--- flow/config.mk ---
export PLATFORM = sky130hd
export DESIGN_NAME = axi_stream_insert_header
export DESIGN_NICKNAME = axi_stream_insert_header
export VERILOG_FILES = /design/flow/design.v
export SDC_FILE = /design/flow/constraint.sdc
export NUM_CORES = 4
export LEC_CHECK = 0
export ABC_AREA = 1
export CAP_MARGIN = 20
export CORE_MARGIN = 2
export CORE_UTILIZATION = 62
export PLACE_DENSITY = 0.6
export SLEW_MARGIN = 20
--- flow/constraint.sdc ---
create_clock -name core_clock -period 4.13 [get_ports {clk}]
set_input_delay 0.8260 -clock core_clock [delete_from_list [all_inputs] [get_ports {clk}]]
set_output_delay 0.8260 -clock core_clock [all_outputs]
set_load 0.01 [all_outputs]
--- flow/design.v ---
module axi_stream_insert_header #(
    parameter DATA_WD = 32,
    parameter DATA_BYTE_WD = DATA_WD / 8,
    parameter BYTE_CNT_WD = $clog2(DATA_BYTE_WD)
) (
    input clk,
    input rst_n,
    input valid_in,
    input [DATA_WD-1 : 0] data_in,
    input [DATA_BYTE_WD-1 : 0] keep_in,
    input last_in,
    output ready_in,
    output valid_out,
    output [DATA_WD-1 : 0] data_out,
    output [DATA_BYTE_WD-1 : 0] keep_out,
    output last_out,
    input ready_out,
    input valid_insert,
    input [DATA_WD-1 : 0] header_insert,
    input [DATA_BYTE_WD-1 : 0] keep_insert,
    input [BYTE_CNT_WD : 0] byte_insert_cnt,
    output ready_insert
);
function [BYTE_CNT_WD:0]count_1;
    input [DATA_BYTE_WD-1:0] data_in;
    reg [BYTE_CNT_WD:0]cnt,n;
begin
    cnt=0;
    for (n=0;n<DATA_BYTE_WD; n=n+1) begin
        if(data_in[n])
            cnt = cnt+1'b1; 
            count_1 =cnt;
    end
end
endfunction
localparam IDEL = 4'b0001;
localparam HAEDER_INSERT = 4'b0010;
localparam WAIT = 4'b0100;
localparam IN_OUT = 4'b1000;
reg [3:0] current_state;
reg [3:0] next_state;
reg [BYTE_CNT_WD : 0] byte_insert_cnt_temp;
reg [DATA_BYTE_WD-1 : 0] keep_insert_temp;
reg [DATA_WD-1:0] mem [0:4];
reg [1:0] addr_in;
reg [1:0] addr_out;
reg[4:0] cnt_temp;
reg [DATA_BYTE_WD-1 : 0] keepin_last;
wire [BYTE_CNT_WD:0] keepin_last_count;
wire [4:0] out_cnt ;
reg [2*DATA_WD-1 : 0] data_out_reg;
reg [2*DATA_BYTE_WD-1 : 0] keep_out_reg;
reg last_out_reg;
reg [4:0]cnt_out_temp;
    assign keepin_last_count = count_1(keepin_last); 
    assign ready_in = (current_state == HAEDER_INSERT || current_state==IN_OUT)?1'b1:1'b0;
    assign ready_insert = (current_state == IDEL)?1'b1:1'b0;
    assign valid_out = (current_state == IN_OUT)?1'b1:1'b0;
    assign out_cnt = (keepin_last_count+byte_insert_cnt_temp>DATA_BYTE_WD)?cnt_temp+1'b1:cnt_temp; 
    always @(posedge clk or negedge rst_n) begin
        if(!rst_n)begin
            current_state <= IDEL;
        end else begin
            current_state <= next_state;
        end
    end
    always @(*) begin
        next_state = IDEL;
        case (current_state)
            IDEL:begin
                if(valid_insert && ready_insert) 
                    next_state = HAEDER_INSERT;
                else 
                    next_state = IDEL;     
            end
            HAEDER_INSERT:begin
                if(ready_out && addr_in == 2'd3) 
                    next_state = IN_OUT;
                else if(addr_in == 2'd3)
                    next_state = WAIT; 
                else
                    next_state = HAEDER_INSERT;     
            end
            WAIT:begin
                if(valid_in && ready_out) 
                    next_state = IN_OUT;
                else 
                    next_state = WAIT;     
            end
            IN_OUT:begin
                if(last_out) 
                    next_state = IDEL;
                else 
                    next_state = IN_OUT;     
            end
            default: next_state = IDEL;
        endcase    
    end
    always @(posedge clk or negedge rst_n) begin
        if(!rst_n)begin
            byte_insert_cnt_temp <= 'b0;
            keep_insert_temp <= 'b0;
        end else if(valid_insert && ready_insert) begin
            byte_insert_cnt_temp <= byte_insert_cnt; 
            keep_insert_temp <= keep_insert;
        end else begin
            byte_insert_cnt_temp <= byte_insert_cnt_temp;
            keep_insert_temp <= keep_insert_temp;
        end
    end
    integer k;
    always @(posedge clk or negedge rst_n) begin
        if(!rst_n)begin
            addr_in <= 2'd0;
            cnt_temp <= 5'b0;
            keepin_last <= 'b0; 
            for(k=0;k<=4;k=k+1) 
               mem[k] <= 32'b0;        
        end else if(valid_insert && ready_insert && addr_in==2'd0) begin 
            addr_in <= addr_in + 1'b1;
            mem[addr_in] <= header_insert;
            cnt_temp <= 5'b0;
            keepin_last <= 'b0;
        end else if (valid_in && ready_in && last_in) begin 
            addr_in <= addr_in + 1'b1;
            mem[addr_in] <= data_in;
            cnt_temp <= cnt_temp + 1'b1;
            keepin_last <= keep_in;
        end else if (valid_in && ready_in) begin 
            addr_in <= addr_in + 1'b1;
            mem[addr_in] <= data_in;
            cnt_temp <= cnt_temp + 1'b1;
            keepin_last <= keepin_last;
        end else begin
            addr_in <= addr_in;
            cnt_temp <= cnt_temp;
            keepin_last <= keepin_last;
        end
    end
    always @(posedge clk or negedge rst_n) begin
        if(!rst_n)begin
            data_out_reg <= 'b0;
            keep_out_reg <= 'b0;
            last_out_reg <= 1'b0;
            addr_out <= 'b0;
            cnt_out_temp <= 'b0;
        end else if((current_state==HAEDER_INSERT || current_state==WAIT) && next_state == IN_OUT) begin 
            data_out_reg <= {mem[addr_out],mem[addr_out+1]} << (DATA_BYTE_WD - byte_insert_cnt)*8;
            keep_out_reg <= {DATA_BYTE_WD{1'b1}};
            last_out_reg <= 1'b0;
            addr_out <= addr_out + 1'b1;
            cnt_out_temp <= cnt_out_temp+1'b1;
        end else if (valid_out && ready_out) begin
            data_out_reg <= {mem[addr_out],mem[addr_out+1]} << (DATA_BYTE_WD - byte_insert_cnt)*8; 
            addr_out <= addr_out + 1'b1;
            cnt_out_temp <= cnt_out_temp+1'b1;
            if (cnt_out_temp == out_cnt-1'b1) begin
            last_out_reg <= 1'b1;
            keep_out_reg <= {keep_insert_temp,keepin_last} << (DATA_BYTE_WD - byte_insert_cnt);            
            end else begin                                                                                                                                           
            last_out_reg <= 1'b0;
            keep_out_reg <= {DATA_BYTE_WD{1'b1}};               
            end
        end else begin
            data_out_reg <= data_out_reg;
            keep_out_reg <= keep_out_reg;
            last_out_reg <= 1'b0;
            addr_out <= 'b0;
            cnt_out_temp <= 'b0;
        end
    end
    assign data_out = data_out_reg[2*DATA_WD-1:DATA_WD];
    assign keep_out = (out_cnt == cnt_temp)?keep_out_reg[2*DATA_BYTE_WD-1:DATA_BYTE_WD]:keep_out_reg[DATA_BYTE_WD-1:0];
    assign last_out = last_out_reg;
endmodule
--- flow/run.sh ---
#!/bin/bash
# the make line also repeats each setting of config.mk as NAME=value (left out here)
make -C /OpenROAD-flow-scripts/flow DESIGN_CONFIG=/design/flow/config.mk WORK_HOME=/design/flow/orfs CLKGATE_MAP_FILE= finish
==> results of run 1 <==
[metal layers]
metal | wire length [microns] | part of all wire | global-route usage | vias up
li1 | - | - | - | 5879
met5 | 13 | 0.00034 | 0 | -
met4 | 1220 | 0.032 | 0.147 | 2
met1 | 15800 | 0.41 | 0.532 | 5770
met2 | 16800 | 0.44 | 0.568 | 725
met3 | 4350 | 0.11 | 0.0892 | 92
[repair_timing]
action | CTS | global route
hold buffers | 0 | 0
endpoints found under the setup margin | 4 | 4
resized | 8 | 11
setup buffers | 1 | 4
pin swaps | 0 | 3
cloned | 0 | 0
[per-stage QoR]
stage	setup TNS (ns)	cells	hold slack, ns	utilization
2_1_floorplan	0	1737	0.459	-
3_3_place_gp	0	2039	0.465	0.697
3_5_place_dp	0	2039	0.466	0.697
4_1_cts	0	2071	0.422	0.727
5_1_grt	-0.00515	2075	0.437	0.730
6_report	0	2075	0.372	0.730
[final cells by class]
cell class / count / area share
clock inverters: 13 / 0.00951
clock buffers: 18 / 0.0309
well taps: 265 / 0.0233
flip-flops and latches: 198 / 0.349
multi-input cells: 1263 / 0.441
repair buffers: 153 / 0.103
inverters: 165 / 0.0439
==> Slide: Implementation Results, run 1 <==
Physical Implementation Snapshot

Clocking
  • Number of clock sinks: 198
  • Clock tree from TritonCTS: done
  • Depth of the CTS H-tree: 4
  • Number of buffers between clock root and the deepest sink: 2
  • Number of buffers created by CTS: 17
  • Worst-skew pair later-pin latency: 0.45 ns
  • Clock transition time at the flip-flop clock pins of the worst setup and hold paths: 0.08 ns
  • Root buffer cell: sky130_fd_sc_hd__clkbuf_16

Pwr
  • Portion of total power attributed to the clock network: 0.136
  • Group with the largest share of power: combinational logic
  • Power density relative to cell area: 879 nW/um^2
  • Power, Total: 12.5 mW
  • Pint: 6.25 mW
  • Power share of the sequential group: 0.275
  • Relative contribution of combinational cells to total power: 0.589
  • Switching part of the total: 0.499
  • Worst-case vdd ir drop: 0.482 mV
  • Clk. pwr: 1.69 mW
  • Power Sequential: 3.44 mW
  • Combinational-cell power consumption: 7.36 mW
  • Net Sw Power: 6.24 mW
  • Leakage power of the design: 6.47 nW

STA
  • Achievable Freq: 0.254 GHz
  • Pins Over Slew Limit: 0
  • Total setup violations reported at the end of the flow: 0
  • Clock tree skew after final layout: 0.0137 ns
  • Min Tclk post-route: 3.94 ns
  • Worst Slack Setup Final: 0.190 ns
  • Share of the clock period used by the worst path: 0.954
  • Slew at the pin closest to its max-slew limit: 0.906 ns
  • Worst slew margin relative to its limit: 0.390
  • Number of hold-slack violations in the final timing report: 0

Placement
  • Cell area reported after detailed placement: 13600 sq um
  • Routability congestion estimate from global placement: 0.960
  • HPWL reported at the end of detailed placement: 25.9 mm
  • Quantity of I/O buffers inserted on ports: 120
  • Pre-CTS WS: 0.0204 ns

Synth
  • Area leader, netlist: sky130_fd_sc_hd__dfrtp_1
  • Area of the mapped netlist: 12300 sq um
  • Leading cell types by count after synthesis: sky130_fd_sc_hd__nand2_1 (556), sky130_fd_sc_hd__dfrtp_1 (197), sky130_fd_sc_hd__o21ai_0 (191)
  • Post-synthesis chip area from yosys: 12300 sq um
  • Top cells by area in the synthesized netlist: sky130_fd_sc_hd__dfrtp_1 (40%), sky130_fd_sc_hd__nand2_1 (17%), sky130_fd_sc_hd__o21ai_0 (7.8%)
  • Syn nets: 1839
  • Synth Register Bits: 198
  • Synth Warn #: 2
  • Simple share: 0.291
  • Portion of netlist area occupied by mux cells: 0.00418
  • Dominant flop cell: sky130_fd_sc_hd__dfrtp_1
  • Largest non-sequential cell family by area: simple AND/OR/NAND/NOR gates
  • Fraction of the yosys area taken by sequential cells: 0.404
  • Ao+oa area frac: 0.181
  • Avg Cell Area, Syn: 7.06 sq um
  • Number of instances in the synthesized netlist: 1737
  • Synth top area share: 0.402
  • Adder share: 0.0220
  • Synth cell types: 42
  • Library cell with the highest instance count after synthesis: sky130_fd_sc_hd__nand2_1
  • Post-synthesis xor/xnor area fraction: 0.00704
  • Number of flops mapped to enable cells by yosys: 0
  • Yosys cell count: 1737
  • Fraction of registers with async set/reset: 1.00

Critical path
  • Library cell contributing the largest single delay on the critical path: sky130_fd_sc_hd__fa_2
  • Gate family responsible for the most delay along the worst path: adder cells
  • Register-to-register setup slack: 0.68 ns
  • Start of the worst register-to-register path: keepin_last[0]$_DFFE_PN0P_
  • Critical path startpoint: keepin_last[0]$_DFFE_PN0P_
  • Category of the worst setup path launch point: flip-flop
  • Endpoint required time on the critical path: 3.30 ns
  • End of the critical path: keep_out[2]
  • Critical path buffer and inverter count: 4
  • Dominant cell type by count on the critical path: sky130_fd_sc_hd__inv_1
  • Data arrival time of the critical path: 3.11 ns
  • Crit-path cells: inv_2, ha_4, xor2_1, ha_1, inv_1, o21ai_2, inv_1, fa_2, nand2_1, nand3_4, nand2_8, o21ai_1, clkdlybuf4s15_1
  • Count of cells along the worst register-to-register path: 22
  • Maximum cell stage delay along the critical path: 0.51 ns
  • Top fanout value on the critical path: 11
  • Critical path capture point type: primary output
  • Worst Path Class, Setup: reg2out
  • Worst reg2reg path endpoint: keep_out_reg[5]$_DFFE_PN0P_
  • Levels on crit path: 13

Route
  • Number of optimization iterations in the first detailed-route pass: 7
  • Initial DRC count: 1571
  • Remaining routing DRC violations: 0
  • Vias after detailed routing: 12500
  • Vias per Instance: 6.01
  • Number of nets still failing antenna checks after routing: 0
  • Antenna diode instance count: 0
  • Average detailed-routed wire length per instance: 18.4 microns
  • Aggregate routed wire length: 38.3 mm

Floorplan
  • Fp_density: 0.630
  • Core area: 19500 sq um
  • Die X-Extent: 145 microns
  • Floorplan die area: 20900 sq um
  • Chip height: 145 microns
  • Cell Rows: 51
  • # IOs: 121

GRT
  • Via count of the first global-routing pass: 11500
  • Antenna violations before repair: 1
  • First-pass GRT wire length: 61.0 mm
  • Largest net degree at the start of global routing: 83
  • Aggregate global routing overflow: 0
  • GRT Util Overall: 0.378

Flow run
  • Number of warnings in the stage logs: 38
  • Count of max-cap constraint violations: 0

Final layout
  • Gate Area: 6260 sq um
  • Area delta synth->final: 15.8%
  • FF+latch area: 4960 sq um
  • Design Area, Final: 14200 sq um
  • # fillers: 1601
  • Layout net count: 1900

Hold path
  • Class of the tightest hold or removal check: in2async

Outcome
  • Outcome: complete, no violations
==> run 2, diff against run 1 <==
Settings changed: ABC_AREA 1 to default, CAP_MARGIN 20 to 30, CORE_UTILIZATION 62 to 70.
Clock period 4.13 ns to 3.57 ns, I/O delays scaled along.
==> run 2 against run 1 <==
Effect of this change:
- the layout now fails its checks (setup timing)
- clock-buffer cell count shrank 1
- register-to-register slack got worse by 1.1 ns
- final cell count fell by 21%
- hold slack worse by 0.19 ns
- routed wire length is 24% higher
- total power grew 30%
- worst setup slack got worse by 0.93 ns
- critical path type unchanged
- largest power group unchanged
==> Slide: Implementation Results, run 2 <==
Physical Implementation Snapshot

Outcome
  • Outcome: complete, but fails checks
  • Violated Checks: setup timing

Critical path
  • Library cell contributing the largest single delay on the critical path: sky130_fd_sc_hd__mux2_4
  • Worst Path Class, Setup: reg2out
  • Start of the worst register-to-register path: keepin_last[0]$_DFFE_PN0P_
  • Worst reg2reg path endpoint: keep_out_reg[7]$_DFFE_PN0P_
  • Maximum cell stage delay along the critical path: 0.42 ns (-0.09 ns)
  • Count of cells along the worst register-to-register path: 15 (-32%)
  • Critical path buffer and inverter count: 2 (-2)
  • Crit-path cells: inv_2, ha_4, xor2_4, ha_1, nand2_1, xor2_1, ha_1, xnor2_1, a21o_1, nor2_4, mux2_4, buf_6
  • Gate family responsible for the most delay along the worst path: adder cells
  • Register-to-register setup slack: -0.37 ns (-1.05 ns)
  • Critical path startpoint: keepin_last[0]$_DFFE_PN0P_
  • Data arrival time of the critical path: 3.59 ns (+0.48 ns)
  • Endpoint required time on the critical path: 2.86 ns (-0.44 ns)
  • Critical path capture point type: primary output
  • End of the critical path: keep_out[0]
  • Levels on crit path: 12 (-1)
  • Category of the worst setup path launch point: flip-flop
  • Dominant cell type by count on the critical path: sky130_fd_sc_hd__ha_1
  • Top fanout value on the critical path: 5 (-6)

Placement
  • HPWL reported at the end of detailed placement: 26.7 mm (+2.8%)
  • Routability congestion estimate from global placement: 1.04 (+8.7%)
  • Quantity of I/O buffers inserted on ports: 120 (unchanged)

Pwr
  • Net Sw Power: 8.06 mW (+29%)
  • Pint: 8.21 mW (+31%)
  • Clk. pwr: 2.12 mW (+25%)
  • Power density relative to cell area: 1150 nW/um^2 (+31%)
  • Power Sequential: 4.17 mW (+21%)
  • Portion of total power attributed to the clock network: 0.130 (-0.006)
  • Power, Total: 16.3 mW (+30%)
  • Combinational-cell power consumption: 9.99 mW (+36%)
  • Leakage power of the design: 6.11 nW (-5.7%)
  • Switching part of the total: 0.495 (-0.00402)
  • Group with the largest share of power: combinational logic
  • Worst-case vdd ir drop: 0.978 mV (+100%)
  • Power share of the sequential group: 0.256 (-0.019)
  • Relative contribution of combinational cells to total power: 0.614 (+0.025)

Synth
  • Fraction of the yosys area taken by sequential cells: 0.435 (+0.0308)
  • Post-synthesis xor/xnor area fraction: 0.0153 (+0.00822)
  • Leading cell types by count after synthesis: sky130_fd_sc_hd__nand2_1 (232), sky130_fd_sc_hd__dfrtp_1 (197), sky130_fd_sc_hd__o21ai_0 (188)
  • Ao+oa area frac: 0.272 (+0.0913)
  • Largest non-sequential cell family by area: AND-OR/OR-AND gates
  • Simple share: 0.135 (-0.156)
  • Number of instances in the synthesized netlist: 1276 (-27%)
  • Synth cell types: 68 (+62%)
  • Portion of netlist area occupied by mux cells: 0.0691 (+0.0650)
  • Top cells by area in the synthesized netlist: sky130_fd_sc_hd__dfrtp_1 (43%), sky130_fd_sc_hd__o21ai_0 (8.3%), sky130_fd_sc_hd__nand2_1 (7.6%)
  • Synth Warn #: 2 (unchanged)
  • Yosys cell count: 1276 (-27%)
  • Number of flops mapped to enable cells by yosys: 0 (unchanged)
  • Post-synthesis chip area from yosys: 11400 sq um (-7.1%)
  • Syn nets: 1378 (-25%)
  • Adder share: 0.0237 (+0.00168)
  • Synth top area share: 0.432 (+0.0306)
  • Dominant flop cell: sky130_fd_sc_hd__dfrtp_1
  • Area leader, netlist: sky130_fd_sc_hd__dfrtp_1
  • Avg Cell Area, Syn: 8.93 sq um (+26%)
  • Fraction of registers with async set/reset: 1.00 (unchanged)
  • Library cell with the highest instance count after synthesis: sky130_fd_sc_hd__nand2_1
  • Synth Register Bits: 198 (unchanged)
  • Area of the mapped netlist: 11400 sq um (-7.1%)

Route
  • Aggregate routed wire length: 47.4 mm (+24%)
  • Number of optimization iterations in the first detailed-route pass: 15 (+8)
  • Number of nets still failing antenna checks after routing: 0 (unchanged)
  • Average detailed-routed wire length per instance: 29.0 microns (+57%)
  • Vias per Instance: 7.89 (+31%)
  • Vias after detailed routing: 12900 (+3.2%)
  • Initial DRC count: 3636 (+130%)
  • Remaining routing DRC violations: 0 (unchanged)

Flow run
  • Count of max-cap constraint violations: 0 (unchanged)
  • Number of warnings in the stage logs: 41 (+7.9%)

Floorplan
  • Floorplan die area: 17300 sq um (-17%)
  • Core area: 15900 sq um (-18%)
  • # IOs: 121 (unchanged)
  • Cell Rows: 46 (-9.8%)
  • Chip height: 132 microns (-9.0%)
  • Fp_density: 0.718 (+0.0872)
  • Die X-Extent: 132 microns (-9.0%)

STA
  • Worst Slack Setup Final: -0.737 ns (-0.927 ns)
  • Pins Over Slew Limit: 0 (unchanged)
  • Share of the clock period used by the worst path: 1.21 (+0.252)
  • Final hold slack: 0.185 ns (-0.187 ns)
  • Final sum of negative setup slack: -5.57 ns (-5.57 ns)
  • Number of hold-slack violations in the final timing report: 0 (unchanged)
  • Achievable Freq: 0.232 GHz
  • Worst slew margin relative to its limit: 0.283 (-0.106)
  • Total setup violations reported at the end of the flow: 14 (+14)
  • Setup repair after global routing missed its margin: true
  • Min Tclk post-route: 4.31 ns
  • Clock tree skew after final layout: 0.0161 ns (+0.00236 ns)
  • Slew at the pin closest to its max-slew limit: 1.07 ns (+0.162 ns)

Final layout
  • Area delta synth->final: 24.1%
  • Finished Core Util: 0.891 (+0.161)
  • Layout net count: 1502 (-21%)

Hold path
  • Class of the tightest hold or removal check: in2async

Clocking
  • Clock tree from TritonCTS: done
  • Number of buffers created by CTS: 17 (unchanged)
  • Worst-skew pair later-pin latency: 0.46 ns (about the same)
  • Root buffer cell: sky130_fd_sc_hd__clkbuf_16
  • Depth of the CTS H-tree: 4 (unchanged)
  • Number of clock sinks: 198 (unchanged)
  • Post-CTS Hold Fix Bufs: 0 (unchanged)
  • Clock transition time at the flip-flop clock pins of the worst setup and hold paths: 0.08 ns (about the same)
  • Number of buffers between clock root and the deepest sink: 2 (unchanged)

GRT
  • Aggregate global routing overflow: 0 (unchanged)
  • First-pass GRT wire length: 67.2 mm (+10%)
  • Antenna violations before repair: 3 (+2)
  • Via count of the first global-routing pass: 11900 (+3.2%)
  • Largest net degree at the start of global routing: 85 (+2.4%)
  • GRT Util Overall: 0.498 (+0.120)
## run 2: area by class of cell
| class | instances | area, sq um |
|---|---|---|
| multi-input combinational | 936 | 6160 |
| inverter | 39 | 149 |
| clock buffer | 17 | 425 |
| clock inverter | 15 | 218 |
| fill | 708 | 1730 |
| sequential | 198 | 4960 |
| timing repair buffer | 208 | 1970 |
| antenna | 2 | 5.00 |
| tap | 216 | 270 |
## run 2: per-layer routing
layer  up-vias  wire length [microns]  part of all wire  GRT usage
met3       517                   7980              0.17      0.181
met4         2                   4770              0.10      0.279
met2      1552                  20100              0.42      0.779
met5         -                     13           0.00027          0
li1       4983                      -                 -          -
met1      5810                  14500              0.31      0.599
## run 2: metrics by stage
step                area [sq um]  setup WS, ns  std cells
floorplan                  11400        0.0904       1276
global placement           13200        -0.283       1585
detailed placement         13200        -0.351       1585
CTS                        13900        -0.339       1621
global route               14100        -0.738       1629
finish                     14200        -0.737       1631
## run 2: repair_timing
item,in CTS,in global routing
gates cloned,0,2
setup buffers,4,6
setup endpoints to repair,13,13
pin swaps,4,13
gates resized,36,32
==> run 3, diff against run 2 <==
Settings changed: ABC_AREA from default to 1, CAP_MARGIN 30 to 20, CORE_UTILIZATION 70 to 72, CTS_CLUSTER_DIAMETER from default to 92, PLACE_DENSITY 0.6 to 0.76, SETUP_SLACK_MARGIN from default to -0.27.
Clock period 3.57 ns to 3.53 ns, I/O delays scaled along.
==> run 3 against run 2 <==
Effect of this change:
- the layout still fails its checks (setup timing)
- total power fell by 6.4%
- non-clock buffer count down 38
- sequential power is 2% lower
- hold slack improved by 0.088 ns
- first-iteration DRC count decreased by 41%
- synthesized area is 7.6% higher
- worst setup slack gained 0.48 ns
- utilization is 2.9 points lower
- critical path type unchanged
==> Slide: Implementation Results, run 3 <==
Physical Implementation Snapshot

Floorplan
  • Chip height: 135 microns (+2.2%)
  • Cell Rows: 47 (+2.2%)
  • Core area: 16600 sq um (+4.8%)
  • Floorplan die area: 18100 sq um (+4.5%)
  • Fp_density: 0.737 (+0.0196)
  • Die X-Extent: 135 microns (+2.2%)
  • # IOs: 121 (unchanged)

Synth
  • Fraction of the yosys area taken by sequential cells: 0.404 (-0.0308)
  • Syn nets: 1839 (+33%)
  • Area leader, netlist: sky130_fd_sc_hd__dfrtp_1
  • Leading cell types by count after synthesis: sky130_fd_sc_hd__nand2_1 (556), sky130_fd_sc_hd__dfrtp_1 (197), sky130_fd_sc_hd__o21ai_0 (191)
  • Synth top area share: 0.402 (-0.0306)
  • Largest non-sequential cell family by area: simple AND/OR/NAND/NOR gates
  • Ao+oa area frac: 0.181 (-0.0913)
  • Avg Cell Area, Syn: 7.06 sq um (-21%)
  • Synth Warn #: 2 (unchanged)
  • Top cells by area in the synthesized netlist: sky130_fd_sc_hd__dfrtp_1 (40%), sky130_fd_sc_hd__nand2_1 (17%), sky130_fd_sc_hd__o21ai_0 (7.8%)
  • Adder share: 0.0220 (-0.00168)
  • Simple share: 0.291 (+0.156)
  • Library cell with the highest instance count after synthesis: sky130_fd_sc_hd__nand2_1
  • Fraction of registers with async set/reset: 1.00 (unchanged)
  • Synth Register Bits: 198 (unchanged)
  • Post-synthesis xor/xnor area fraction: 0.00704 (-0.00822)
  • Number of flops mapped to enable cells by yosys: 0 (unchanged)
  • Dominant flop cell: sky130_fd_sc_hd__dfrtp_1
  • Post-synthesis chip area from yosys: 12300 sq um (+7.6%)
  • Yosys cell count: 1737 (+36%)
  • Number of instances in the synthesized netlist: 1737 (+36%)
  • Area of the mapped netlist: 12300 sq um (+7.6%)
  • Portion of netlist area occupied by mux cells: 0.00418 (-0.0650)
  • Synth cell types: 42 (-38%)

Hold path
  • Class of the tightest hold or removal check: in2async

Pwr
  • Clk. pwr: 1.95 mW (-8%)
  • Switching part of the total: 0.514 (+0.0190)
  • Group with the largest share of power: combinational logic
  • Portion of total power attributed to the clock network: 0.128 (-0.002)
  • Leakage power of the design: 6.57 nW (+7.6%)
  • Pint: 7.40 mW (-9.9%)
  • Relative contribution of combinational cells to total power: 0.605 (-0.009)
  • Net Sw Power: 7.83 mW (-2.8%)
  • Worst-case vdd ir drop: 1.19 mV (+22%)
  • Power Sequential: 4.07 mW (-2%)
  • Combinational-cell power consumption: 9.21 mW (-7.8%)
  • Power share of the sequential group: 0.267 (+0.011)
  • Power density relative to cell area: 1060 nW/um^2 (-7.7%)

STA
  • Share of the clock period used by the worst path: 1.07 (-0.134)
  • Number of hold-slack violations in the final timing report: 0 (unchanged)
  • Clock tree skew after final layout: 0.0181 ns (+0.00200 ns)
  • Total setup violations reported at the end of the flow: 12 (-2)
  • Setup repair after global routing missed its margin: true
  • Final hold slack: 0.274 ns (+0.0884 ns)
  • Final sum of negative setup slack: -2.06 ns (+3.52 ns)
  • Pins Over Slew Limit: 0 (unchanged)
  • Min Tclk post-route: 3.78 ns
  • Achievable Freq: 0.264 GHz
  • Worst slew margin relative to its limit: 0.511 (+0.228)
  • Slew at the pin closest to its max-slew limit: 0.733 ns (-0.335 ns)
  • Worst Slack Setup Final: -0.255 ns (+0.482 ns)

Placement
  • Pre-CTS WS: -0.178 ns (+0.172 ns)
  • Cell area reported after detailed placement: 13700 sq um (+4.2%)
  • Number of cells in the design after placement: 2016 (+27%)
  • HPWL reported at the end of detailed placement: 26.3 mm (-1.4%)
  • Routability congestion estimate from global placement: 1.01 (-3.7%)
  • Quantity of I/O buffers inserted on ports: 120 (unchanged)

Critical path
  • Category of the worst setup path launch point: flip-flop
  • Worst reg2reg path endpoint: keep_out_reg[3]$_DFFE_PN0P_
  • Endpoint required time on the critical path: 2.82 ns (-0.04 ns)
  • Gate family responsible for the most delay along the worst path: adder cells
  • Data arrival time of the critical path: 3.08 ns (-0.51 ns)
  • Top fanout value on the critical path: 5 (unchanged)
  • Count of cells along the worst register-to-register path: 24 (+9)
  • End of the critical path: keep_out[0]
  • Start of the worst register-to-register path: keepin_last[1]$_DFFE_PN0P_
  • Crit-path cells: inv_2, ha_4, xor2_2, ha_1, inv_2, o21ai_2, inv_1, fa_1, nand2_2, nand3_4, nand2_8, nand2_1, o21ai_2, buf_2
  • Critical path startpoint: keepin_last[1]$_DFFE_PN0P_
  • Library cell contributing the largest single delay on the critical path: sky130_fd_sc_hd__fa_1
  • Worst Path Class, Setup: reg2out
  • Critical path capture point type: primary output
  • Critical path buffer and inverter count: 4 (+2)
  • Register-to-register setup slack: -0.16 ns (+0.21 ns)
  • Maximum cell stage delay along the critical path: 0.56 ns (+0.14 ns)
  • Levels on crit path: 14 (+2)

GRT
  • Antenna violations before repair: 0 (-3)
  • Routing usage on met1: 0.569 (-0.0307)
  • First-pass GRT wire length: 63.0 mm (-6.3%)
  • Aggregate global routing overflow: 0 (unchanged)
  • Busiest metal layer after global routing: met2
  • Largest net degree at the start of global routing: 84 (-1.2%)
  • Met3 track utilization from global routing: 0.144 (-0.0372)
  • GRT Util Overall: 0.444 (-0.0544)
  • Via count of the first global-routing pass: 12400 (+3.8%)
  • Met2 Use GR: 0.673 (-0.106)

Clocking
  • Depth of the CTS H-tree: 4 (unchanged)
  • Number of buffers between clock root and the deepest sink: 2 (unchanged)
  • Clock tree from TritonCTS: done
  • Root buffer cell: sky130_fd_sc_hd__clkbuf_16
  • Worst-skew pair later-pin latency: 0.46 ns (about the same)
  • Number of buffers created by CTS: 17 (unchanged)
  • Clock transition time at the flip-flop clock pins of the worst setup and hold paths: 0.07 ns (about the same)
  • Post-CTS Hold Fix Bufs: 0 (unchanged)
  • Number of clock sinks: 198 (unchanged)
  • Number of setup buffers added after CTS: 0 (-4)

Route
  • Number of optimization iterations in the first detailed-route pass: 6 (-9)
  • Aggregate routed wire length: 39.7 mm (-16%)
  • Number of nets still failing antenna checks after routing: 0 (unchanged)
  • Average detailed-routed wire length per instance: 19.4 microns (-33%)
  • Vias after detailed routing: 13300 (+3.1%)
  • Vias per Instance: 6.47 (-18%)
  • Antenna diode instance count: 0 (-2)
  • Remaining routing DRC violations: 0 (unchanged)
  • Initial DRC count: 2154 (-41%)

Final layout
  • Layout net count: 1918 (+28%)
  • Number of non-filler instances in the completed layout: 2048 (+26%)
  • Design Area, Final: 14400 sq um (+1.4%)
  • Area delta synth->final: 16.9%

Outcome
  • Outcome: complete, but fails checks
  • Violated Checks: setup timing

Flow run
  • Number of warnings in the stage logs: 39 (-4.9%)
  • Count of max-cap constraint violations: 0 (unchanged)
## run 3: metrics by stage
stage | util | power [mW]
final | 0.862 | 15.2
after detailed placement | 0.825 | 12.5
after CTS | 0.861 | 14.6
after floorplan | - | 9.57
after global placement | 0.825 | 12.1
after global routing | 0.862 | 16.1
## run 3: final cells by class
type                            count  area [sq um]
Clock buffer                       17           425
Clock inverter                     14           156
Fill cell                         950          2290
Inverter                          165           624
Multi-Input combinational cell   1264          6290
Sequential cell                   198          4960
Tap cell                          220           275
Timing Repair Buffer              170          1620
## run 3: per-layer routing
| layer | vias up | wire length, microns |
|---|---|---|
| li1 | 5919 | - |
| met4 | 0 | 2460 |
| met2 | 1108 | 17300 |
| met3 | 240 | 5680 |
| met5 | - | 0 |
| met1 | 5990 | 14300 |
## run 3: what timing repair did
item | 4_1_cts | 5_1_grt
gates cloned | 0 | 1
endpoints found under the setup margin | 4 | 9
gates resized | 21 | 15
pin swaps | 1 | 5
hold endpoints to repair | 0 | 0
==> run 4, diff against run 3 <==
Settings changed: ABC_AREA 1 to 0, CELL_PAD_IN_SITES_DETAIL_PLACEMENT from default to 0, CORE_UTILIZATION 72 to 71, CTS_CLUSTER_DIAMETER 92 to 322, CTS_CLUSTER_SIZE from default to 62, GPL_ROUTABILITY_DRIVEN from default to 0, HOLD_SLACK_MARGIN from default to 0.28, PLACE_DENSITY 0.76 to default, SETUP_SLACK_MARGIN -0.27 to 1.72.
Clock period 3.53 ns to 3.45 ns, I/O delays scaled along.
==> run 4 against run 3 <==
Effect of this change:
- synthesized cell count down 27%
- die size down 5.6%
- the flow now stops in clock tree synthesis (4_1_cts)
- synthesized area down 7.1%
==> Slide: Implementation Results, run 4 <==
Flow Results at a Glance

Outcome
  • Outcome: stopped before the end
  • Stage where the flow stopped: clock tree synthesis (4_1_cts)
  • Tool error: [ERROR DPL-0038] Utilization greater than 100%, impossible to legalize

Floorplan
  • Fp_density: 0.723 (-0.0144)
  • Die X-Extent: 131 microns (-2.8%)
  • # IOs: 121 (unchanged)
  • Floorplan die area: 17100 sq um (-5.6%)
  • Core area: 15800 sq um (-5.2%)
  • Cell Rows: 46 (-2.1%)
  • Chip height: 131 microns (-2.8%)

Synth
  • Synth cell types: 68 (+62%)
  • Dominant flop cell: sky130_fd_sc_hd__dfrtp_1
  • Synth Register Bits: 198 (unchanged)
  • Largest non-sequential cell family by area: AND-OR/OR-AND gates
  • Avg Cell Area, Syn: 8.93 sq um (+26%)
  • Post-synthesis chip area from yosys: 11400 sq um (-7.1%)
  • Area of the mapped netlist: 11400 sq um (-7.1%)
  • Fraction of the yosys area taken by sequential cells: 0.435 (+0.0308)
  • Simple share: 0.135 (-0.156)
  • Fraction of registers with async set/reset: 1.00 (unchanged)
  • Yosys cell count: 1276 (-27%)
  • Number of flops mapped to enable cells by yosys: 0 (unchanged)
  • Adder share: 0.0237 (+0.00168)
  • Portion of netlist area occupied by mux cells: 0.0691 (+0.0650)
  • Post-synthesis xor/xnor area fraction: 0.0153 (+0.00822)
  • Top cells by area in the synthesized netlist: sky130_fd_sc_hd__dfrtp_1 (43%), sky130_fd_sc_hd__o21ai_0 (8.3%), sky130_fd_sc_hd__nand2_1 (7.6%)
  • Synth top area share: 0.432 (+0.0306)
  • Synth Warn #: 2 (unchanged)
  • Syn nets: 1378 (-25%)
  • Ao+oa area frac: 0.272 (+0.0913)
  • Area leader, netlist: sky130_fd_sc_hd__dfrtp_1
  • Leading cell types by count after synthesis: sky130_fd_sc_hd__nand2_1 (232), sky130_fd_sc_hd__dfrtp_1 (197), sky130_fd_sc_hd__o21ai_0 (188)
  • Library cell with the highest instance count after synthesis: sky130_fd_sc_hd__nand2_1
  • Number of instances in the synthesized netlist: 1276 (-27%)

Placement
  • Cell area reported after detailed placement: 13400 sq um (-2.5%)
  • Number of cells in the design after placement: 1571 (-22%)
  • HPWL reported at the end of detailed placement: 25.3 mm (-3.7%)
  • Quantity of I/O buffers inserted on ports: 120 (unchanged)
  • Pre-CTS WS: -0.434 ns (-0.256 ns)
-- run 4: through the flow --
stage,TNS (ns),utilization
2_1_floorplan,0,-
3_3_place_gp,-1.36,0.848
3_5_place_dp,-2.82,0.848
==> run 5, diff against run 4 <==
Settings changed: ABC_AREA 0 to 1, CELL_PAD_IN_SITES_DETAIL_PLACEMENT 0 to default, CORE_UTILIZATION 71 to 64, CTS_CLUSTER_DIAMETER 322 to 370, CTS_CLUSTER_SIZE 62 to 95, GPL_ROUTABILITY_DRIVEN 0 to default, HOLD_SLACK_MARGIN 0.28 to default, PLACE_DENSITY from default to 0.6, SETUP_SLACK_MARGIN 1.72 to 0.17.
Clock period 3.45 ns to 2.83 ns, I/O delays scaled along.
==> run 5 against run 4 <==
Effect of this change:
- now fails the layout checks on setup timing
- synthesized area rose by 7.6%
- die size rose by 19%
- synthesized cell count rose by 36%
==> Slide: Implementation Results, run 5 <==
Physical Implementation Snapshot

Critical path
  • Endpoint required time on the critical path: 3.16 ns
  • Register-to-register setup slack: -0.72 ns
  • End of the critical path: keep_out_reg[3]$_DFFE_PN0P_
  • Library cell contributing the largest single delay on the critical path: sky130_fd_sc_hd__fa_2
  • Critical path capture point type: flip-flop
  • Crit-path cells: inv_2, ha_4, xor2_4, ha_1, inv_1, o21ai_2, inv_1, fa_2, nand2_2, nand3_4, nand2_4, buf_6, nand2_4, nand2_4, inv_4, nand2_1, nand2_1, nand2_1, nand2_2, nand2_4, nor2_8, nand3_2, nand2_1, inv_1
  • Maximum cell stage delay along the critical path: 0.52 ns
  • Gate family responsible for the most delay along the worst path: simple AND/OR/NAND/NOR gates
  • Critical path buffer and inverter count: 6
  • Critical path startpoint: keepin_last[0]$_DFFE_PN0P_
  • Worst reg2reg path endpoint: keep_out_reg[3]$_DFFE_PN0P_
  • Levels on crit path: 24
  • Data arrival time of the critical path: 3.88 ns
  • Worst Path Class, Setup: reg2reg
  • Start of the worst register-to-register path: keepin_last[0]$_DFFE_PN0P_
  • Category of the worst setup path launch point: flip-flop
  • Top fanout value on the critical path: 8
  • Count of cells along the worst register-to-register path: 24

Final layout
  • Number of non-filler instances in the completed layout: 2088
  • Layout net count: 1944
  • # fillers: 1346
  • Area delta synth->final: 21.3%
  • Finished Core Util: 0.793

STA
  • Worst slew margin relative to its limit: 0.535
  • Share of the clock period used by the worst path: 1.25
  • Total setup violations reported at the end of the flow: 13
  • Pins Over Slew Limit: 0
  • Worst Slack Setup Final: -0.716 ns
  • Number of hold-slack violations in the final timing report: 0
  • Clock tree skew after final layout: 0.0171 ns
  • Achievable Freq: 0.282 GHz
  • Final hold slack: 0.0897 ns
  • Min Tclk post-route: 3.55 ns
  • Slew at the pin closest to its max-slew limit: 0.698 ns
  • Setup repair after global routing missed its margin: true

Pwr
  • Pint: 9.97 mW
  • Power density relative to cell area: 1360 nW/um^2
  • Relative contribution of combinational cells to total power: 0.625
  • Power, Total: 20.3 mW
  • Leakage power of the design: 6.78 nW
  • Clk. pwr: 2.55 mW
  • Portion of total power attributed to the clock network: 0.126
  • Switching part of the total: 0.509
  • Power share of the sequential group: 0.250
  • Power Sequential: 5.06 mW
  • Net Sw Power: 10.3 mW
  • Combinational-cell power consumption: 12.7 mW
  • Group with the largest share of power: combinational logic
  • Worst-case vdd ir drop: 1.01 mV

Synth
  • Fraction of the yosys area taken by sequential cells: 0.404 (-0.0308)
  • Dominant flop cell: sky130_fd_sc_hd__dfrtp_1
  • Fraction of registers with async set/reset: 1.00 (unchanged)
  • Synth top area share: 0.402 (-0.0306)
  • Avg Cell Area, Syn: 7.06 sq um (-21%)
  • Top cells by area in the synthesized netlist: sky130_fd_sc_hd__dfrtp_1 (40%), sky130_fd_sc_hd__nand2_1 (17%), sky130_fd_sc_hd__o21ai_0 (7.8%)
  • Number of flops mapped to enable cells by yosys: 0 (unchanged)
  • Simple share: 0.291 (+0.156)
  • Area of the mapped netlist: 12300 sq um (+7.6%)
  • Synth Warn #: 2 (unchanged)
  • Yosys cell count: 1737 (+36%)
  • Adder share: 0.0220 (-0.00168)
  • Leading cell types by count after synthesis: sky130_fd_sc_hd__nand2_1 (556), sky130_fd_sc_hd__dfrtp_1 (197), sky130_fd_sc_hd__o21ai_0 (191)
  • Synth Register Bits: 198 (unchanged)
  • Synth cell types: 42 (-38%)
  • Syn nets: 1839 (+33%)
  • Library cell with the highest instance count after synthesis: sky130_fd_sc_hd__nand2_1
  • Ao+oa area frac: 0.181 (-0.0913)
  • Number of instances in the synthesized netlist: 1737 (+36%)
  • Largest non-sequential cell family by area: simple AND/OR/NAND/NOR gates
  • Post-synthesis chip area from yosys: 12300 sq um (+7.6%)
  • Post-synthesis xor/xnor area fraction: 0.00704 (-0.00822)
  • Area leader, netlist: sky130_fd_sc_hd__dfrtp_1
  • Portion of netlist area occupied by mux cells: 0.00418 (-0.0650)

Outcome
  • Violated Checks: setup timing
  • Outcome: complete, but fails checks

GRT
  • Antenna violations before repair: 0
  • GRT Util Overall: 0.396
  • Largest net degree at the start of global routing: 69
  • Aggregate global routing overflow: 0
  • Via count of the first global-routing pass: 12000
  • First-pass GRT wire length: 63.0 mm

Clocking
  • Number of buffers between clock root and the deepest sink: 2
  • Depth of the CTS H-tree: 4
  • Number of clock sinks: 198
  • Worst-skew pair later-pin latency: 0.45 ns
  • Post-CTS Hold Fix Bufs: 0
  • Clock tree from TritonCTS: done
  • Root buffer cell: sky130_fd_sc_hd__clkbuf_16
  • Number of buffers created by CTS: 17
  • Clock transition time at the flip-flop clock pins of the worst setup and hold paths: 0.08 ns

Hold path
  • Class of the tightest hold or removal check: in2async

Floorplan
  • Chip height: 142 microns (+9.0%)
  • Floorplan die area: 20300 sq um (+19%)
  • Die X-Extent: 142 microns (+9.0%)
  • Core area: 18800 sq um (+19%)
  • Cell Rows: 50 (+8.7%)
  • # IOs: 121 (unchanged)
  • Fp_density: 0.654 (-0.0691)

Route
  • Number of nets still failing antenna checks after routing: 0
  • Aggregate routed wire length: 40.1 mm
  • Vias per Instance: 6.24
  • Vias after detailed routing: 13000
  • Average detailed-routed wire length per instance: 19.2 microns
  • Antenna diode instance count: 0
  • Number of optimization iterations in the first detailed-route pass: 9
  • Remaining routing DRC violations: 0
  • Initial DRC count: 1710

Placement
  • Quantity of I/O buffers inserted on ports: 120 (unchanged)
  • Number of cells in the design after placement: 2043 (+30%)
  • HPWL reported at the end of detailed placement: 26.7 mm (+5.2%)
  • Routability congestion estimate from global placement: 1.04

Flow run
  • Count of max-cap constraint violations: 0
  • Number of warnings in the stage logs: 41
run 5: routing by layer:
| layer | vias to the layer above | part of all wire | track usage |
|---|---|---|---|
| met5 | - | 0 | 0 |
| met4 | 0 | 0.044 | 0.161 |
| met3 | 164 | 0.13 | 0.113 |
| met2 | 884 | 0.45 | 0.605 |
| met1 | 6015 | 0.38 | 0.536 |
| li1 | 5965 | - | - |
run 5: through the flow:
stage	setup WS, ns	cell area [sq um]	setup TNS, ns
floorplan	-0.128	12300	-1.27
global placement	-0.456	14000	-4.99
detailed placement	-0.580	14000	-6.88
CTS	-0.649	14700	-7.44
global route	-0.872	14900	-10.48
finish	-0.716	14900	-8.59
run 5: cell type report:
type | count | area [sq um] | share of cell area
multi-input cells | 1264 | 6440 | 0.432
flip-flops and latches | 198 | 4960 | 0.333
repair buffers | 196 | 1950 | 0.131
inverters | 165 | 636 | 0.0427
clock buffers | 17 | 425 | 0.0286
well taps | 234 | 293 | 0.0197
clock inverters | 14 | 188 | 0.0126
run 5: timing repair:
item | CTS | global route
cloned | 1 | 0
buffers inserted | 4 | 9
resized | 40 | 30
pin swaps | 7 | 18
hold endpoints to repair | 0 | 0
endpoints found under the setup margin | 13 | 28
==> run 6, diff against run 5 <==
Settings changed: ABC_AREA 1 to 0, CELL_PAD_IN_SITES_DETAIL_PLACEMENT from default to 0, CORE_UTILIZATION 64 to 71, CTS_CLUSTER_DIAMETER 370 to default, CTS_CLUSTER_SIZE 95 to 75, GPL_ROUTABILITY_DRIVEN from default to 1, HOLD_SLACK_MARGIN from default to -0.09, PLACE_DENSITY 0.6 to default, PLACE_DENSITY_LB_ADDON from default to 0.02, SETUP_SLACK_MARGIN 0.17 to 0.5.
Clock period 2.83 ns to 3.39 ns, I/O delays scaled along.
==> run 6 against run 5 <==
Effect of this change:
- the layout still fails its checks (setup timing)
- die size down 16%
- non-clock buffer count up 28
- critical path depth down 11
- sequential share of layout area grew 1.1 points
- first-iteration DRC count rose by 120%
- flip-flop count did not move
- clock-buffer cell count up 1
- register-to-register slack gained 0.47 ns
- via count about the same
- worst setup slack gained 0.057 ns
- final area is 3.2% lower
- clock power is 15% lower
- largest power group unchanged
==> Slide: Implementation Results, run 6 <==
Physical Implementation Snapshot

GRT
  • First-pass GRT wire length: 65.0 mm (+3.2%)
  • GRT Util Overall: 0.502 (+0.106)
  • Aggregate global routing overflow: 0 (unchanged)
  • Largest net degree at the start of global routing: 84 (+22%)
  • Via count of the first global-routing pass: 11800 (-1.9%)
  • Antenna violations before repair: 3 (+3)

Synth
  • Top cells by area in the synthesized netlist: sky130_fd_sc_hd__dfrtp_1 (43%), sky130_fd_sc_hd__o21ai_0 (8.3%), sky130_fd_sc_hd__nand2_1 (7.6%)
  • Post-synthesis xor/xnor area fraction: 0.0153 (+0.00822)
  • Fraction of the yosys area taken by sequential cells: 0.435 (+0.0308)
  • Library cell with the highest instance count after synthesis: sky130_fd_sc_hd__nand2_1
  • Number of instances in the synthesized netlist: 1276 (-27%)
  • Adder share: 0.0237 (+0.00168)
  • Leading cell types by count after synthesis: sky130_fd_sc_hd__nand2_1 (232), sky130_fd_sc_hd__dfrtp_1 (197), sky130_fd_sc_hd__o21ai_0 (188)
  • Largest non-sequential cell family by area: AND-OR/OR-AND gates
  • Portion of netlist area occupied by mux cells: 0.0691 (+0.0650)
  • Synth cell types: 68 (+62%)
  • Yosys cell count: 1276 (-27%)
  • Ao+oa area frac: 0.272 (+0.0913)
  • Area of the mapped netlist: 11400 sq um (-7.1%)
  • Synth Register Bits: 198 (unchanged)
  • Fraction of registers with async set/reset: 1.00 (unchanged)
  • Synth top area share: 0.432 (+0.0306)
  • Dominant flop cell: sky130_fd_sc_hd__dfrtp_1
  • Syn nets: 1378 (-25%)
  • Simple share: 0.135 (-0.156)
  • Post-synthesis chip area from yosys: 11400 sq um (-7.1%)
  • Synth Warn #: 2 (unchanged)
  • Number of flops mapped to enable cells by yosys: 0 (unchanged)
  • Area leader, netlist: sky130_fd_sc_hd__dfrtp_1
  • Avg Cell Area, Syn: 8.93 sq um (+26%)

Placement
  • Quantity of I/O buffers inserted on ports: 120 (unchanged)
  • Number of cells in the design after placement: 1588 (-22%)
  • Routability congestion estimate from global placement: 1.05 (+0.52%)
  • HPWL reported at the end of detailed placement: 26.3 mm (-1.4%)
  • Cell area reported after detailed placement: 13200 sq um (-5.4%)

Hold path
  • Class of the tightest hold or removal check: in2async

Critical path
  • Worst Path Class, Setup: reg2out
  • Start of the worst register-to-register path: keepin_last[1]$_DFFE_PN0P_
  • Crit-path cells: inv_2, ha_4, xor2_2, xor2_1, ha_2, inv_2, fa_2, nand2b_1, a21o_1, nor2_4, buf_4, mux2_4, buf_2
  • Critical path capture point type: primary output
  • Gate family responsible for the most delay along the worst path: adder cells
  • Top fanout value on the critical path: 4 (-4)
  • Critical path startpoint: keepin_last[1]$_DFFE_PN0P_
  • End of the critical path: keep_out[0]
  • Critical path buffer and inverter count: 4 (-2)
  • Register-to-register setup slack: -0.25 ns (+0.47 ns)
  • Library cell contributing the largest single delay on the critical path: sky130_fd_sc_hd__fa_2
  • Levels on crit path: 13 (-46%)
  • Worst reg2reg path endpoint: keep_out_reg[3]$_DFFE_PN0P_
  • Maximum cell stage delay along the critical path: 0.51 ns (about the same)
  • Data arrival time of the critical path: 3.37 ns (-0.51 ns)
  • Category of the worst setup path launch point: flip-flop
  • Dominant cell type by count on the critical path: sky130_fd_sc_hd__inv_2
  • Count of cells along the worst register-to-register path: 16 (-33%)
  • Endpoint required time on the critical path: 2.71 ns (-0.45 ns)

Route
  • Antenna diode instance count: 0 (unchanged)
  • Met3 WL post-DR: 7.82 mm (+56%)
  • Routed length on met2: 19.8 mm (+11%)
  • Number of nets still failing antenna checks after routing: 0 (unchanged)
  • Aggregate routed wire length: 46.9 mm (+17%)
  • Average detailed-routed wire length per instance: 28.5 microns (+49%)
  • Initial DRC count: 3689 (+120%)
  • Max Used Layer: met5
  • Remaining routing DRC violations: 0 (unchanged)
  • Vias after detailed routing: 13000 (-0.10%)
  • Vias per Instance: 7.91 (+27%)
  • Routed met1 length: 14.5 mm (-5.5%)
  • Number of optimization iterations in the first detailed-route pass: 22 (+13)

STA
  • Number of hold-slack violations in the final timing report: 0 (unchanged)
  • Clock tree skew after final layout: 0.0384 ns (+0.0213 ns)
  • Achievable Freq: 0.247 GHz
  • Worst slew margin relative to its limit: 0.255 (-0.280)
  • Pins Over Slew Limit: 0 (unchanged)
  • Worst Slack Setup Final: -0.659 ns (+0.0568 ns)
  • Final sum of negative setup slack: -4.40 ns (+4.19 ns)
  • Min Tclk post-route: 4.05 ns
  • Total setup violations reported at the end of the flow: 13 (unchanged)
  • Setup repair after global routing missed its margin: true
  • Share of the clock period used by the worst path: 1.19 (-0.0585)
  • Slew at the pin closest to its max-slew limit: 1.11 ns (+0.411 ns)

Flow run
  • Number of warnings in the stage logs: 39 (-4.9%)
  • Count of max-cap constraint violations: 0 (unchanged)

Pwr
  • Power share of the sequential group: 0.254 (+0.004)
  • Power Sequential: 4.43 mW (-12%)
  • Power density relative to cell area: 1210 nW/um^2 (-11%)
  • Pint: 8.89 mW (-11%)
  • Relative contribution of combinational cells to total power: 0.621 (-0.004)
  • Switching part of the total: 0.490 (-0.0191)
  • Combinational-cell power consumption: 10.8 mW (-10%)
  • Net Sw Power: 8.53 mW (-17%)
  • Portion of total power attributed to the clock network: 0.125 (about the same)
  • Group with the largest share of power: combinational logic
  • Power, Total: 17.4 mW (-14%)
  • Clk. pwr: 2.17 mW (-15%)
  • Worst-case vdd ir drop: 1.17 mV (+15%)
  • Leakage power of the design: 6.17 nW (-9.0%)

Clocking
  • Worst-skew pair later-pin latency: 0.49 ns (+0.04 ns)
  • Number of buffers created by CTS: 17 (unchanged)
  • Clock tree from TritonCTS: done
  • Number of clock sinks: 198 (unchanged)
  • Clock transition time at the flip-flop clock pins of the worst setup and hold paths: 0.09 ns (about the same)
  • Number of buffers between clock root and the deepest sink: 2 (unchanged)
  • Root buffer cell: sky130_fd_sc_hd__clkbuf_16
  • Depth of the CTS H-tree: 4 (unchanged)

Floorplan
  • Floorplan die area: 17100 sq um (-16%)
  • Chip height: 131 microns (-8.2%)
  • # IOs: 121 (unchanged)
  • Die X-Extent: 131 microns (-8.2%)
  • Core area: 15800 sq um (-16%)
  • Fp_density: 0.723 (+0.0691)
  • Cell Rows: 46 (-8.0%)

Final layout
  • Area delta synth->final: 26.4%
  • Number of non-filler instances in the completed layout: 1646 (-21%)
  • Layout net count: 1519 (-22%)
  • # fillers: 645 (-52%)
  • Design Area, Final: 14400 sq um (-3.2%)

Outcome
  • Violated Checks: setup timing
  • Outcome: complete, but fails checks
-- run 6: cell type report --
cell class / count / area (sq um) / area share
Multi-Input combinational cell: 937 / 6290 / 0.437
Clock inverter: 14 / 170 / 0.0118
Inverter: 39 / 151 / 0.0105
Timing Repair Buffer: 224 / 2130 / 0.148
Tap cell: 216 / 270 / 0.0188
Sequential cell: 198 / 4960 / 0.344
Clock buffer: 18 / 439 / 0.0305
-- run 6: per-stage QoR --
stage	hold slack, ns	util	worst slack [ns]
3_3_place_gp	0.461	0.838	-0.308
2_1_floorplan	0.382	-	0.0740
6_report	0.223	0.914	-0.659
4_1_cts	0.287	0.892	-0.509
3_5_place_dp	0.473	0.838	-0.431
5_1_grt	0.284	0.914	-0.788
-- run 6: per-layer routing --
layer,vias to the layer above,global-route usage
met2,1539,0.782
met4,4,0.284
met3,530,0.210
met1,5925,0.590
li1,5017,-
met5,-,0.00294
-- run 6: timing repair --
action | in CTS | in global routing
gates cloned | 2 | 3
gates resized | 50 | 51
pin swaps | 14 | 27
hold buffers | 0 | 0
setup buffers | 12 | 9
setup endpoints to repair | 30 | 38
==> run 7, diff against run 6 <==
Settings changed: ABC_AREA 0 to default, CELL_PAD_IN_SITES_DETAIL_PLACEMENT 0 to default, CORE_UTILIZATION 71 to 40, CTS_CLUSTER_SIZE 75 to default, GPL_ROUTABILITY_DRIVEN 1 to default, HOLD_SLACK_MARGIN -0.09 to default, PLACE_DENSITY from default to 0.6, PLACE_DENSITY_LB_ADDON 0.02 to default, SETUP_SLACK_MARGIN 0.5 to default.
Clock period 3.39 ns to 6.68 ns, I/O delays scaled along.
==> run 7 against run 6 <==
Effect of this change:
- now clean on timing, DRC and antenna
- clock-buffer cell count decreased by 1
- die size increased by 75%
- utilization decreased by 43 points
- sequential power decreased by 51%
- critical path depth decreased by 1
- final cell count increased by 4.6%
- sequential share of layout area increased by 2.3 points
- total power decreased by 60%
- hold slack improved by 0.26 ns
- worst setup slack improved by 2.0 ns
- largest cell class unchanged
==> Slide: Implementation Results, run 7 <==
Physical Implementation Snapshot

Critical path
  • Worst reg2reg path endpoint: last_out_reg$_DFF_PN0_
  • Top fanout value on the critical path: 7 (+3)
  • Library cell contributing the largest single delay on the critical path: sky130_fd_sc_hd__clkdlybuf4s50_1
  • Data arrival time of the critical path: 3.96 ns (+0.59 ns)
  • Critical path startpoint: keepin_last[0]$_DFFE_PN0P_
  • Critical path capture point type: primary output
  • End of the critical path: keep_out[2]
  • Category of the worst setup path launch point: flip-flop
  • Maximum cell stage delay along the critical path: 0.47 ns (-0.04 ns)
  • Start of the worst register-to-register path: keepin_last[0]$_DFFE_PN0P_
  • Critical path buffer and inverter count: 3 (-1)
  • Gate family responsible for the most delay along the worst path: adder cells
  • Endpoint required time on the critical path: 5.34 ns (+2.63 ns)
  • Worst Path Class, Setup: reg2out
  • Count of cells along the worst register-to-register path: 13 (-3)
  • Crit-path cells: inv_1, ha_1, xor2_1, ha_1, mux2_2, inv_1, fa_1, xnor2_1, a21o_1, nor2_2, mux2_2, clkdlybuf4s50_1
  • Register-to-register setup slack: 2.77 ns (+3.02 ns)
  • Levels on crit path: 12 (-1)

Floorplan
  • Die X-Extent: 173 microns (+32%)
  • # IOs: 121 (unchanged)
  • Fp_density: 0.408 (-0.315)
  • Core area: 27900 sq um (+77%)
  • Cell Rows: 61 (+33%)
  • Floorplan die area: 29900 sq um (+75%)
  • Chip height: 173 microns (+32%)

Clocking
  • Post-CTS Hold Fix Bufs: 0 (unchanged)
  • Clock tree from TritonCTS: done
  • Clock transition time at the flip-flop clock pins of the worst setup and hold paths: 0.09 ns (about the same)
  • Number of setup buffers added after CTS: 0 (-12)
  • Worst-skew pair later-pin latency: 0.46 ns (-0.03 ns)
  • Number of buffers created by CTS: 17 (unchanged)
  • Number of buffers between clock root and the deepest sink: 2 (unchanged)
  • Depth of the CTS H-tree: 4 (unchanged)
  • Post-cts repair resize count: 0 (-100%)
  • Root buffer cell: sky130_fd_sc_hd__clkbuf_16
  • Number of clock sinks: 198 (unchanged)

Synth
  • Top cells by area in the synthesized netlist: sky130_fd_sc_hd__dfrtp_1 (43%), sky130_fd_sc_hd__o21ai_0 (8.3%), sky130_fd_sc_hd__nand2_1 (7.6%)
  • Synth Warn #: 2 (unchanged)
  • Post-synthesis xor/xnor area fraction: 0.0153 (unchanged)
  • Portion of netlist area occupied by mux cells: 0.0691 (unchanged)
  • Fraction of registers with async set/reset: 1.00 (unchanged)
  • Synth Register Bits: 198 (unchanged)
  • Fraction of the yosys area taken by sequential cells: 0.435 (unchanged)
  • Area of the mapped netlist: 11400 sq um (unchanged)
  • Dominant flop cell: sky130_fd_sc_hd__dfrtp_1
  • Largest non-sequential cell family by area: AND-OR/OR-AND gates
  • Number of flops mapped to enable cells by yosys: 0 (unchanged)
  • Avg Cell Area, Syn: 8.93 sq um (unchanged)
  • Synth top area share: 0.432 (unchanged)
  • Ao+oa area frac: 0.272 (unchanged)
  • Area leader, netlist: sky130_fd_sc_hd__dfrtp_1
  • Library cell with the highest instance count after synthesis: sky130_fd_sc_hd__nand2_1
  • Number of instances in the synthesized netlist: 1276 (unchanged)
  • Syn nets: 1378 (unchanged)
  • Adder share: 0.0237 (unchanged)
  • Synth cell types: 68 (unchanged)
  • Leading cell types by count after synthesis: sky130_fd_sc_hd__nand2_1 (232), sky130_fd_sc_hd__dfrtp_1 (197), sky130_fd_sc_hd__o21ai_0 (188)
  • Post-synthesis chip area from yosys: 11400 sq um (unchanged)
  • Yosys cell count: 1276 (unchanged)
  • Simple share: 0.135 (unchanged)

Pwr
  • Switching part of the total: 0.474 (-0.0158)
  • Leakage power of the design: 5.64 nW (-8.6%)
  • Power share of the sequential group: 0.308 (+0.054)
  • Worst-case vdd ir drop: 0.237 mV (-80%)
  • Group with the largest share of power: combinational logic
  • Clk. pwr: 1.11 mW (-49%)
  • Portion of total power attributed to the clock network: 0.158 (+0.033)
  • Net Sw Power: 3.33 mW (-61%)
  • Power density relative to cell area: 520 nW/um^2 (-57%)
  • Relative contribution of combinational cells to total power: 0.534 (-0.087)
  • Combinational-cell power consumption: 3.75 mW (-65%)
  • Power Sequential: 2.16 mW (-51%)
  • Pint: 3.70 mW (-58%)
  • Power, Total: 7.02 mW (-60%)

STA
  • Total setup violations reported at the end of the flow: 0 (-13)
  • Pins Over Slew Limit: 0 (unchanged)
  • Worst slew margin relative to its limit: 0.286 (+0.0307)
  • Share of the clock period used by the worst path: 0.792 (-0.402)
  • Min Tclk post-route: 5.29 ns
  • Worst Slack Setup Final: 1.39 ns (+2.05 ns)
  • Setup repair after global routing missed its margin: false
  • Achievable Freq: 0.189 GHz
  • Slew at the pin closest to its max-slew limit: 1.06 ns (-0.0471 ns)
  • Final hold slack: 0.481 ns (+0.258 ns)
  • Number of hold-slack violations in the final timing report: 0 (unchanged)
  • Clock tree skew after final layout: 0.0191 ns (-0.0193 ns)
  • Final sum of negative setup slack: 0 ns (+4.40 ns)

Route
  • Antenna diode instance count: 0 (unchanged)
  • Aggregate routed wire length: 36.9 mm (-21%)
  • Vias after detailed routing: 10400 (-20%)
  • Initial DRC count: 1442 (-61%)
  • Average detailed-routed wire length per instance: 21.4 microns (-25%)
  • Number of nets still failing antenna checks after routing: 0 (unchanged)
  • Number of optimization iterations in the first detailed-route pass: 9 (-59%)
  • Vias per Instance: 6.02 (-24%)
  • Remaining routing DRC violations: 0 (unchanged)

GRT
  • Aggregate global routing overflow: 0 (unchanged)
  • Largest net degree at the start of global routing: 79 (-6.0%)
  • GRT Util Overall: 0.246 (-0.256)
  • First-pass GRT wire length: 58.1 mm (-11%)
  • Via count of the first global-routing pass: 9880 (-16%)
  • Antenna violations before repair: 0 (-3)

Final layout
  • # fillers: 2725 (+320%)
  • Design Area, Final: 13500 sq um (-6.2%)
  • Layout net count: 1433 (-5.7%)
  • Finished Core Util: 0.484 (-0.430)
  • Area delta synth->final: 18.5%
  • Number of non-filler instances in the completed layout: 1722 (+4.6%)

Placement
  • Quantity of I/O buffers inserted on ports: 120 (unchanged)
  • Number of cells in the design after placement: 1689 (+6.4%)
  • HPWL reported at the end of detailed placement: 25.1 mm (-4.4%)
  • Cell area reported after detailed placement: 12900 sq um (-2.7%)
  • Routability congestion estimate from global placement: 0.931 (-11%)
  • Pre-CTS WS: 1.85 ns (+2.28 ns)

Outcome
  • Outcome: complete, no violations

Hold path
  • HP Start: keep_out_reg[6]$_DFFE_PN0P_
  • Class of the tightest hold or removal check: reg2reg
  • Min-Delay Endpoint: keep_out_reg[6]$_DFFE_PN0P_
  • Count of cells along the worst hold path: 2

Flow run
  • Count of max-cap constraint violations: 0 (unchanged)
  • Number of warnings in the stage logs: 36 (-7.7%)
==> run 7: final cells by class <==
type	count	area, sq um	area share
multi-input combinational	934	5930	0.439
clock inverter	15	228	0.0169
timing repair buffer	141	1360	0.100
tap	378	473	0.0350
sequential	198	4960	0.367
clock buffer	17	425	0.0315
inverter	39	146	0.0108
==> run 7: per-layer routing <==
metal,global-route usage,share of wire
met1,0.341,0.43
met2,0.375,0.44
met3,0.0743,0.10
met4,0.0650,0.019
met5,0,0
==> run 8, diff against run 7 <==
Settings changed: ABC_AREA from default to 1, TNS_END_PERCENT from default to 95.
Clock period 6.68 ns to 5.5 ns, I/O delays scaled along.
==> run 8 against run 7 <==
Effect of this change:
- final area rose by 5.9%
- synthesized area is 7.6% higher
- worst setup slack lost 0.66 ns
- routed wire length up 7.8%
- synthesized cell count grew 36%
- clock-buffer cell count rose by 1
- critical path depth up 1
- via count increased by 17%
- final cell count is 28% higher
- highest routed layer unchanged
==> Slide: Implementation Results, run 8 <==
Physical Implementation Snapshot

Placement
  • HPWL reported at the end of detailed placement: 28.4 mm (+13%)
  • Routability congestion estimate from global placement: 0.959 (+3.0%)
  • Cell area reported after detailed placement: 13700 sq um (+6.6%)

Clocking
  • Clock tree from TritonCTS: done
  • Post-CTS Hold Fix Bufs: 0 (unchanged)
  • Post-cts repair resize count: 0 (unchanged)
  • Number of setup buffers added after CTS: 0 (unchanged)
  • Depth of the CTS H-tree: 4 (unchanged)
  • Number of clock sinks: 198 (unchanged)
  • Root buffer cell: sky130_fd_sc_hd__clkbuf_16
  • Clock transition time at the flip-flop clock pins of the worst setup and hold paths: 0.08 ns (about the same)

Floorplan
  • Die X-Extent: 179 microns (+3.7%)
  • Floorplan die area: 32100 sq um (+7.4%)
  • Core area: 30400 sq um (+8.9%)
  • Cell Rows: 64 (+4.9%)
  • Chip height: 179 microns (+3.7%)
  • Fp_density: 0.403 (-0.00489)

Synth
  • Largest non-sequential cell family by area: simple AND/OR/NAND/NOR gates
  • Library cell with the highest instance count after synthesis: sky130_fd_sc_hd__nand2_1
  • Simple share: 0.291 (+0.156)
  • Ao+oa area frac: 0.181 (-0.0913)
  • Area leader, netlist: sky130_fd_sc_hd__dfrtp_1
  • Synth Warn #: 2 (unchanged)
  • Fraction of the yosys area taken by sequential cells: 0.404 (-0.0308)
  • Portion of netlist area occupied by mux cells: 0.00418 (-0.0650)
  • Number of flops mapped to enable cells by yosys: 0 (unchanged)
  • Dominant flop cell: sky130_fd_sc_hd__dfrtp_1
  • Post-synthesis chip area from yosys: 12300 sq um (+7.6%)
  • Synth Register Bits: 198 (unchanged)
  • Leading cell types by count after synthesis: sky130_fd_sc_hd__nand2_1 (556), sky130_fd_sc_hd__dfrtp_1 (197), sky130_fd_sc_hd__o21ai_0 (191)
  • Avg Cell Area, Syn: 7.06 sq um (-21%)
  • Yosys cell count: 1737 (+36%)
  • Fraction of registers with async set/reset: 1.00 (unchanged)

STA
  • Pins Over Slew Limit: 0 (unchanged)
  • Final sum of negative setup slack: 0 ns (unchanged)
  • Worst Slack Setup Final: 0.725 ns (-0.662 ns)
  • Achievable Freq: 0.209 GHz
  • Slew at the pin closest to its max-slew limit: 1.06 ns (-0.00152 ns)
  • Worst slew margin relative to its limit: 0.292 (+0.00568)
  • Number of hold-slack violations in the final timing report: 0 (unchanged)
  • Min Tclk post-route: 4.77 ns
  • Share of the clock period used by the worst path: 0.868 (+0.0758)

Final layout
  • # fillers: 3094 (+14%)
  • Layout net count: 1892 (+32%)
  • Area delta synth->final: 16.6%
  • Design Area, Final: 14300 sq um (+5.9%)

Critical path
  • Data arrival time of the critical path: 3.67 ns (-0.29 ns)
  • Endpoint required time on the critical path: 4.40 ns (-0.94 ns)
  • Top fanout value on the critical path: 14 (+7)
  • Library cell contributing the largest single delay on the critical path: sky130_fd_sc_hd__clkdlybuf4s50_1
  • Worst Path Class, Setup: reg2out
  • Levels on crit path: 13 (+1)
  • Register-to-register setup slack: 1.93 ns (-0.84 ns)

Pwr
  • Combinational-cell power consumption: 5.28 mW (+41%)
  • Switching part of the total: 0.495 (+0.0214)
  • Power Sequential: 2.61 mW (+21%)
  • Portion of total power attributed to the clock network: 0.142 (-0.016)
  • Net Sw Power: 4.55 mW (+37%)
  • Pint: 4.64 mW (+26%)
  • Clk. pwr: 1.31 mW (+20%)
  • Worst-case vdd ir drop: 0.369 mV (+56%)
  • Power, Total: 9.20 mW (+31%)

Hold path
  • Count of cells along the worst hold path: 2 (unchanged)

Route
  • Number of nets still failing antenna checks after routing: 0 (unchanged)
  • Antenna diode instance count: 0 (unchanged)
  • Number of optimization iterations in the first detailed-route pass: 6 (-3)

GRT
  • First-pass GRT wire length: 62.7 mm (+7.9%)
  • Via count of the first global-routing pass: 11000 (+12%)
  • Antenna violations before repair: 0 (unchanged)

Outcome
  • Outcome: complete, no violations

Flow run
  • Number of warnings in the stage logs: 38 (+5.6%)
run 8: stage by stage:
step / std cells / util
floorplan: 1737 / -
global placement: 2167 / 0.451
detailed placement: 2167 / 0.451
CTS: 2199 / 0.470
global route: 2199 / 0.470
finish: 2199 / 0.470
run 8: final cells by class:
class / count / share of cell area
timing repair buffer: 145 / 0.0979
clock buffer: 18 / 0.0307
tap: 396 / 0.0346
sequential: 198 / 0.346
inverter: 165 / 0.0436
multi-input combinational: 1263 / 0.436
clock inverter: 14 / 0.0108
run 8: metal layers:
layer  track usage  share of wire  up-vias
met3        0.0456          0.071       42
met2         0.392           0.44      459
met5             0              0        -
li1              -              -     5852
met1         0.366           0.47     5742
met4        0.0699          0.019        0
Power and IR drop assume default switching activity.
